==> inputs of job 1687 <==
Design yuv422_to_rgb, start of the top module:
module yuv422_to_rgb (
input             pclk               ,  
input             presetn            ,  
input      [31:0] paddr              ,  
input      [31:0] pwdata             ,  
output reg [31:0] prdata             ,  
input         	  pwrite             ,  
input         	  psel               ,  
input         	  penable            , 
output            pslverr            ,  
output            pready             ,  
output reg        irq                ,  
output reg [95:0] rgb_out               
);
Settings: LEC_CHECK=0, CAP_MARGIN=35, CORE_ASPECT_RATIO=0.94, CORE_MARGIN=8, CORE_UTILIZATION=46, CTS_CLUSTER_DIAMETER=48, GPL_ROUTABILITY_DRIVEN=0, SETUP_SLACK_MARGIN=0.36, SLEW_MARGIN=20; clock period 6.3 ns.
run.sh (not shown) runs the stock make flow with config.mk's settings and CLKGATE_MAP_FILE=.
==> job 6604: changes against job 1687 <==
- CAP_MARGIN: 35 -> 0
- CORE_ASPECT_RATIO: 0.94 -> not set
- CORE_MARGIN: 8 -> 2
- CORE_UTILIZATION: 46 -> 65
- CTS_CLUSTER_DIAMETER: 48 -> not set
- CTS_CLUSTER_SIZE: not set -> 90
- GPL_ROUTABILITY_DRIVEN: 0 -> not set
- SETUP_SLACK_MARGIN: 0.36 -> 1.24
==> flow/constraint.sdc (replaced) <==
create_clock -name core_clock -period 6.31 [get_ports {pclk}]
set_input_delay 1.2620 -clock core_clock [delete_from_list [all_inputs] [get_ports {pclk}]]
set_output_delay 1.2620 -clock core_clock [all_outputs]
set_load 0.01 [all_outputs]
==> job 762: changes against job 1687 <==
- ABC_AREA: not set -> 1
- CAP_MARGIN: 35 -> 20
- CELL_PAD_IN_SITES_DETAIL_PLACEMENT: not set -> 0
- CORE_ASPECT_RATIO: 0.94 -> not set
- CORE_MARGIN: 8 -> 2
- CORE_UTILIZATION: 46 -> 58
- CTS_CLUSTER_DIAMETER: 48 -> not set
- GPL_ROUTABILITY_DRIVEN: 0 -> not set
- HOLD_SLACK_MARGIN: not set -> 0.08
- MIN_ROUTING_LAYER: not set -> met1
- PLACE_DENSITY_LB_ADDON: not set -> 0.19
- SETUP_SLACK_MARGIN: 0.36 -> not set
- TNS_END_PERCENT: not set -> 10
==> flow/constraint.sdc (replaced) <==
create_clock -name core_clock -period 5.84 [get_ports {pclk}]
set_input_delay 1.1680 -clock core_clock [delete_from_list [all_inputs] [get_ports {pclk}]]
set_output_delay 1.1680 -clock core_clock [all_outputs]
set_load 0.01 [all_outputs]
==> comparison table <==
	job 6604	job 762	job 1687
Capturing element of the worst setup path	conv1.g[3]	conv0.g[5]	conv0.g[6]
Area of the core region	0.0452 sq mm	0.0527 sq mm	0.0640 sq mm
Antenna violations before repair	1	0	3
Violation count after the first detailed-routing iteration	1477	1844	1255
Outcome	complete, but fails checks	complete, but fails checks	complete, but fails checks
Layout check failures	setup timing	setup timing	setup timing
Area of placed instances	0.0340 sq mm	0.0359 sq mm	0.0345 sq mm
Ant. Diodes	0	0	1
Worst hold endpoint	irq	conv0.pixel_ready	conv0.pixel_ready
Sequential Area	0.00891 sq mm	0.00890 sq mm	0.00891 sq mm
Wire length on met1	34200 um	38300 um	39100 um
Final total negative setup slack	-18.30 ns	-18.12 ns	-15.40 ns
Floorplan die area	0.0473 sq mm	0.0552 sq mm	0.0728 sq mm
Uppermost signal routing layer after detailed routing	met5	met4	met5
Simple Share, Synth	7.15%	16.8%	7.15%
Worst path slowest cell	fa_1	fa_1	fa_2
Number of fillers in the final layout	2527	4159	5113
Fin Hold WS	0.423 ns	0.421 ns	0.425 ns
Placer Congestion	0.949	0.979	-

========
==> build 52 <==
==> flow/design.v <==
module yuv_to_rgb (
input            clk             ,  
input            rst_n           ,  
input            start_conversion,  
input      [7:0] y               , 
input      [7:0] u               ,
input      [7:0] v               ,
output reg [7:0] r               , 
output reg [7:0] g               , 
output reg [7:0] b               ,
output reg       pixel_ready        
);
parameter signed [15:0] C_1_402 = 16'h059C;   
parameter signed [15:0] C_0_344 = 16'h0160;   
parameter signed [15:0] C_0_714 = 16'h02DB;   
parameter signed [15:0] C_1_772 = 16'h0716;   
wire signed [15:0] y_s;
wire signed [15:0] u_s;
wire signed [15:0] v_s;
wire signed [31:0] r_temp;
wire signed [31:0] g_temp;
wire signed [31:0] b_temp;
assign y_s = y;
assign u_s = u - 128;   
assign v_s = v - 128;   
assign r_temp = y_s + ((v_s * C_1_402) >>> 10);
assign g_temp = y_s - ((u_s * C_0_344) >>> 10) - ((v_s * C_0_714) >>> 10);
assign b_temp = y_s + ((u_s * C_1_772) >>> 10);
always @(posedge clk or negedge rst_n)	
	if (~rst_n)	            r <= 8'h00; else
	if (start_conversion) begin	
		if (r_temp < 0)	    r <= 8'h00; else
		if (r_temp > 255) 	r <= 8'hFF; else
											    r <= r_temp[7:0];
	end
always @(posedge clk or negedge rst_n)	
	if (~rst_n)	            g <= 8'h00; else
	if (start_conversion) begin	
		if (g_temp < 0)	    g <= 8'h00; else
		if (g_temp > 255) 	g <= 8'hFF; else
											    g <= g_temp[7:0];
	end
always @(posedge clk or negedge rst_n)	
	if (~rst_n)	            b <= 8'h00; else
	if (start_conversion) begin	
		if (b_temp < 0)	    b <= 8'h00; else
		if (b_temp > 255) 	b <= 8'hFF; else
											    b <= b_temp[7:0];
	end
always @(posedge clk or negedge rst_n)
	if (~rst_n)     	        pixel_ready <= 1'b0; else
	if (pixel_ready)          pixel_ready <= 1'b0; else
	if (start_conversion)	    pixel_ready <= 1'b1;
endmodule
module yuv422_to_rgb (
input             pclk               ,  
input             presetn            ,  
input      [31:0] paddr              ,  
input      [31:0] pwdata             ,  
output reg [31:0] prdata             ,  
input         	  pwrite             ,  
input         	  psel               ,  
input         	  penable            , 
output            pslverr            ,  
output            pready             ,  
output reg        irq                ,  
output reg [95:0] rgb_out               
);
localparam IDLE    = 3'd0;
localparam LOAD    = 3'd1;
localparam CONVERT = 3'd2;
reg  [7:0] yuv_mem [0:7];     
reg  [7:0] y0;                
reg  [7:0] u0;                
reg  [7:0] y1;                
reg  [7:0] v0;                
reg  [7:0] y2;                
reg  [7:0] u1;                
reg  [7:0] y3;                
reg  [7:0] v1;                
wire [7:0] r0;                
wire [7:0] g0;                
wire [7:0] b0;                
wire [7:0] r1;                
wire [7:0] g1;                
wire [7:0] b1;                
wire [7:0] r2;                
wire [7:0] g2;                
wire [7:0] b2;                
wire [7:0] r3;                
wire [7:0] g3;                
wire [7:0] b3;                
reg        cnt_writes;        
reg  [2:0] state;             
reg        start_conversion;  
wire [3:0] result_ready;      
yuv_to_rgb conv0 (.clk(pclk), .rst_n(presetn), .start_conversion(start_conversion), .y(y0), .u(u0), .v(v0), .r(r0), .g(g0), .b(b0), .pixel_ready(result_ready[0]));
yuv_to_rgb conv1 (.clk(pclk), .rst_n(presetn), .start_conversion(start_conversion), .y(y1), .u(u0), .v(v0), .r(r1), .g(g1), .b(b1), .pixel_ready(result_ready[1]));
yuv_to_rgb conv2 (.clk(pclk), .rst_n(presetn), .start_conversion(start_conversion), .y(y2), .u(u1), .v(v1), .r(r2), .g(g2), .b(b2), .pixel_ready(result_ready[2]));
yuv_to_rgb conv3 (.clk(pclk), .rst_n(presetn), .start_conversion(start_conversion), .y(y3), .u(u1), .v(v1), .r(r3), .g(g3), .b(b3), .pixel_ready(result_ready[3]));
assign pready  = 1'b1;
assign pslverr = 1'b0;
always @(posedge pclk or negedge presetn)
	if (~presetn)	prdata <= 32'd0; else
	if (psel & ~penable & ~pwrite)	
		case(paddr[7:0])
			8'h20: prdata <= (state == IDLE) ? {32'hFFFFFFFF} : {32'd0};
			8'h30: prdata <= {rgb_out[95:72], 8'd0};   
			8'h34: prdata <= {rgb_out[71:48], 8'd0};   
			8'h38: prdata <= {rgb_out[47:24], 8'd0};   
			8'h3c: prdata <= {rgb_out[23:0], 8'd0};   
		endcase           
always @(posedge pclk or negedge presetn)
	if (~presetn)	                        cnt_writes <= 'd0; else
	if (psel & penable & pready & pwrite)	cnt_writes <= cnt_writes + 'd1;
always @(posedge pclk or negedge presetn)
	if (~presetn)	                                     start_conversion <= 1'b0; else
	if (start_conversion)                              start_conversion <= 1'b0; else
	if (psel & penable & pready & pwrite & cnt_writes) start_conversion <= 1'b1;
always @(posedge pclk or negedge presetn)
	if (~presetn)      	irq <= 1'b0; else
	if (irq)					  irq <= 1'b0; else
	if (&result_ready)	irq <= 1'b1;
always @(posedge pclk or negedge presetn)
	if (~presetn)	                                                  state <= IDLE; else
	case(state)
		IDLE    : if (psel & ~penable & pwrite)                       state <= LOAD;     
		LOAD    : if (psel & penable & pready & pwrite & cnt_writes)  state <= CONVERT;  
		CONVERT : if (&result_ready)                                  state <= IDLE;     
	endcase
always @(posedge pclk or negedge presetn)
	if (~presetn) begin	yuv_mem[0] <= 8'd0;
	                    yuv_mem[1] <= 8'd0;
	                    yuv_mem[2] <= 8'd0;
	                    yuv_mem[3] <= 8'd0;
	                    yuv_mem[4] <= 8'd0;
	                    yuv_mem[5] <= 8'd0;
	                    yuv_mem[6] <= 8'd0;
	                    yuv_mem[7] <= 8'd0; end else
	if (psel & pwrite & ~penable) 
		case (paddr[7:0])                               
      8'h10: begin yuv_mem[0] <= pwdata[7:0];           
									 yuv_mem[1] <= pwdata[15:8];          
									 yuv_mem[2] <= pwdata[23:16];         
									 yuv_mem[3] <= pwdata[31:24]; end     
      8'h14: begin yuv_mem[4] <= pwdata[7:0];           
                   yuv_mem[5] <= pwdata[15:8];          
                   yuv_mem[6] <= pwdata[23:16];         
                   yuv_mem[7] <= pwdata[31:24]; end     
    endcase
always @(posedge pclk or negedge presetn)
	if (~presetn)	            rgb_out <= 96'd0; else
	if (&result_ready)	      rgb_out <= {r0, g0, b0, r1, g1, b1, r2, g2, b2, r3, g3, b3};  
always @(posedge pclk or negedge presetn)
	if (~presetn)	                    y0 <= 'd0; else
	if ((state == LOAD) & cnt_writes) y0 <= yuv_mem[0];
always @(posedge pclk or negedge presetn)
	if (~presetn)	                    u0 <= 'd0; else
	if ((state == LOAD) & cnt_writes) u0 <= yuv_mem[1];
always @(posedge pclk or negedge presetn)
	if (~presetn)	                    y1 <= 'd0; else
	if ((state == LOAD) & cnt_writes) y1 <= yuv_mem[2];
always @(posedge pclk or negedge presetn)
	if (~presetn)	                    v0 <= 'd0; else
	if ((state == LOAD) & cnt_writes) v0 <= yuv_mem[3];
always @(posedge pclk or negedge presetn)
	if (~presetn)	                    y2 <= 'd0; else
	if ((state == LOAD) & cnt_writes) y2 <= yuv_mem[4];
always @(posedge pclk or negedge presetn)
	if (~presetn)	                    u1 <= 'd0; else
	if ((state == LOAD) & cnt_writes) u1 <= yuv_mem[5];
always @(posedge pclk or negedge presetn)
	if (~presetn)	                    y3 <= 'd0; else
	if ((state == LOAD) & cnt_writes) y3 <= yuv_mem[6];
always @(posedge pclk or negedge presetn)
	if (~presetn)	                    v1 <= 'd0; else
	if ((state == LOAD) & cnt_writes) v1 <= yuv_mem[7];
endmodule
==> flow/run.sh <==
#!/bin/bash
# the make line also repeats each setting of config.mk as NAME=value (left out here)
make -C /OpenROAD-flow-scripts/flow DESIGN_CONFIG=/design/flow/config.mk WORK_HOME=/design/flow/orfs CLKGATE_MAP_FILE= finish
==> flow/config.mk <==
export PLATFORM = sky130hd
export DESIGN_NAME = yuv422_to_rgb
export DESIGN_NICKNAME = yuv422_to_rgb
export VERILOG_FILES = /design/flow/design.v
export SDC_FILE = /design/flow/constraint.sdc
export NUM_CORES = 4
export LEC_CHECK = 0
export ABC_AREA = 1
export CAP_MARGIN = 20
export CELL_PAD_IN_SITES_DETAIL_PLACEMENT = 0
export CORE_MARGIN = 2
export CORE_UTILIZATION = 47
export GPL_TIMING_DRIVEN = 0
export MIN_ROUTING_LAYER = met2
export PLACE_DENSITY_LB_ADDON = 0.26
export SLEW_MARGIN = 20
export TNS_END_PERCENT = 100
==> flow/constraint.sdc <==
create_clock -name core_clock -period 11.9 [get_ports {pclk}]
set_input_delay 2.3800 -clock core_clock [delete_from_list [all_inputs] [get_ports {pclk}]]
set_output_delay 2.3800 -clock core_clock [all_outputs]
set_load 0.01 [all_outputs]
==> build 57: changes against build 52 <==
==> flow/config.mk (replaced) <==
export PLATFORM = sky130hd
export DESIGN_NAME = yuv422_to_rgb
export DESIGN_NICKNAME = yuv422_to_rgb
export VERILOG_FILES = /design/flow/design.v
export SDC_FILE = /design/flow/constraint.sdc
export NUM_CORES = 4
export LEC_CHECK = 0
export CAP_MARGIN = 20
export CORE_MARGIN = 2
export CORE_UTILIZATION = 61
export CTS_CLUSTER_SIZE = 100
export PLACE_DENSITY = 0.35
export SLEW_MARGIN = 20
==> flow/constraint.sdc (replaced) <==
create_clock -name core_clock -period 6.29 [get_ports {pclk}]
set_input_delay 1.2580 -clock core_clock [delete_from_list [all_inputs] [get_ports {pclk}]]
set_output_delay 1.2580 -clock core_clock [all_outputs]
set_load 0.01 [all_outputs]
==> build 9: changes against build 52 <==
==> flow/config.mk (replaced) <==
export PLATFORM = sky130hd
export DESIGN_NAME = yuv422_to_rgb
export DESIGN_NICKNAME = yuv422_to_rgb
export VERILOG_FILES = /design/flow/design.v
export SDC_FILE = /design/flow/constraint.sdc
export NUM_CORES = 4
export LEC_CHECK = 0
export CAP_MARGIN = 20
export CORE_MARGIN = 2
export CORE_UTILIZATION = 19
export SLEW_MARGIN = 20
==> flow/constraint.sdc (replaced) <==
create_clock -name core_clock -period 8.15 [get_ports {pclk}]
set_input_delay 1.6300 -clock core_clock [delete_from_list [all_inputs] [get_ports {pclk}]]
set_output_delay 1.6300 -clock core_clock [all_outputs]
set_load 0.01 [all_outputs]
==> comparison <==
Build 9 ran to the end with no violations. Build 57 finished but failed the layout checks on setup timing. Build 52 went through all stages and came out clean. Of build 9 and build 52, build 52 has the higher setup slack (gap 2.7 ns). First-iteration DRC count: build 52 > build 57 > build 9. Utilization, highest first: build 57, build 52, build 9. Wire length, lowest first: build 57, build 9, build 52. Sequential share of layout area, highest first: build 52, build 9, build 57. The lowest critical path depth belongs to build 57, the highest to build 52. The highest die area belongs to build 9, the lowest to build 57.
